==> inputs of build 94 <==
// ahb_slave
module ahb_slave (
    input  wire        HCLK,         
    input  wire        HRESETn,      
    input  wire [31:0] HADDR,        
    input  wire        HWRITE,       
    input  wire [2:0]  HSIZE,        
    input  wire [2:0]  HBURST,       
    input  wire [3:0]  HPROT,        
    input  wire [1:0]  HTRANS,       
    input  wire        HMASTLOCK,    
    input  wire        HSEL,         
    input  wire [31:0] HWDATA,       
    output wire [31:0] HRDATA,       
    output wire        HREADY,       
    output wire        HRESP,        
    input  wire [3:0]  HWSTRB,       
    output wire [31:0] tdr_o,        
    output wire [31:0] lcr_o,        
    output wire [31:0] ocr_o,        
    output wire [31:0] fcr_o,        
    output wire [31:0] ier_o,        
    output wire [31:0] hcr_o,        
    input  wire [31:0] rdr_i,        
    input  wire [31:0] lsr_i,        
    input  wire [31:0] iir_i         
);
    logic        write_read;      
    logic        error_flag;      
    logic        transfer_valid;  
    logic [31:0] addr;            
    logic [2:0]  size;            
    logic [2:0]  burst;           
    logic [3:0]  prot;            
    logic        mastlock;        
    logic [3:0]  strb;            
    logic [31:0] write_data;      
    logic [31:0] read_data;       
    ahb_slave_controller u_controller (
        .HCLK(HCLK),
        .HRESETn(HRESETn),
        .HWRITE(HWRITE),
        .HTRANS(HTRANS),
        .HSEL(HSEL),
        .HADDR(HADDR),
        .HSIZE(HSIZE),
        .HBURST(HBURST),
        .HPROT(HPROT),
        .HMASTLOCK(HMASTLOCK),
        .HWSTRB(HWSTRB),
        .HWDATA(HWDATA),
        .HREADY(HREADY),
        .HRESP(HRESP),
        .HRDATA(HRDATA),
        .addr(addr),
        .size(size),
        .burst(burst),
        .prot(prot),
        .mastlock(mastlock),
  ...
clock: 5.56 ns
lec_check: 0
abc_area: 0
cap_margin: 15
cell_pad_in_sites_detail_placement: 2
cell_pad_in_sites_global_placement: 2
core_aspect_ratio: 1.13
core_margin: 6
core_utilization: 44
cts_cluster_diameter: 240
cts_cluster_size: 60
gpl_timing_driven: 0
max_routing_layer: met4
min_routing_layer: met2
place_density_lb_addon: 0.27
setup_slack_margin: 0.18
slew_margin: 25
run.sh (not shown) runs the stock make flow with config.mk's settings and CLKGATE_MAP_FILE=.
==> build 44 (differences from build 94) <==
Settings changed: ABC_AREA 0 to 1, CAP_MARGIN 15 to 20, CELL_PAD_IN_SITES_DETAIL_PLACEMENT 2 to unset, CELL_PAD_IN_SITES_GLOBAL_PLACEMENT 2 to unset, CORE_ASPECT_RATIO 1.13 to unset, CORE_MARGIN 6 to 2, CORE_UTILIZATION 44 to 72, CTS_CLUSTER_DIAMETER 240 to unset, CTS_CLUSTER_SIZE 60 to 53, GPL_TIMING_DRIVEN 0 to unset, MAX_ROUTING_LAYER met4 to unset, MIN_ROUTING_LAYER met2 to unset, SETUP_SLACK_MARGIN 0.18 to unset, SLEW_MARGIN 25 to 10.
==> flow/constraint.sdc (replaced) <==
create_clock -name core_clock -period 3.12 [get_ports {HCLK}]
set_input_delay 0.6240 -clock core_clock [delete_from_list [all_inputs] [get_ports {HCLK}]]
set_output_delay 0.6240 -clock core_clock [all_outputs]
set_load 0.01 [all_outputs]
==> comparison table <==
Result of the run: build 44 did not finish; build 94 did not finish
Stage where the flow stopped: build 44 3_3_place_gp; build 94 3_5_place_dp
Number of distinct standard cells referenced by the synthesized netlist: build 44 28; build 94 72
Yosys chip area: build 44 12100 um2; build 94 12700 um2
Total die size: build 44 17800 um2; build 94 33100 um2
Mean instance size in the synthesized netlist: build 44 7.34 um2; build 94 12.0 um2
Post-synthesis sequential area ratio: build 44 48.6%; build 94 46.3%
Floorplan die height: build 44 134 um; build 94 193 um
Multiplexer share of the synthesized area: build 44 0%; build 94 22.1%
Net count entering floorplan: build 44 1828; build 94 1235
Cell Area, Synth: build 44 12100 um2; build 94 12700 um2
Synth Instances: build 44 1647; build 94 1054
Die width: build 44 134 um; build 94 172 um
Aoi/oai-family share of the synthesized area: build 44 2.68%; build 94 14.5%
Share of the synthesized area in the top cell type: build 44 48.4%; build 94 46.1%
Starting Density: build 44 73.2%; build 94 45.1%
Dominant cell by count in the synthesized netlist: build 44 nand2_1; build 94 dfrtp_1
Simple Share, Synth: build 44 43.7%; build 94 13.8%
Core ar.: build 44 16500 um2; build 94 28100 um2
Yosys stat cell total: build 44 1647; build 94 1054
Total number of placement rows: build 44 47; build 94 65
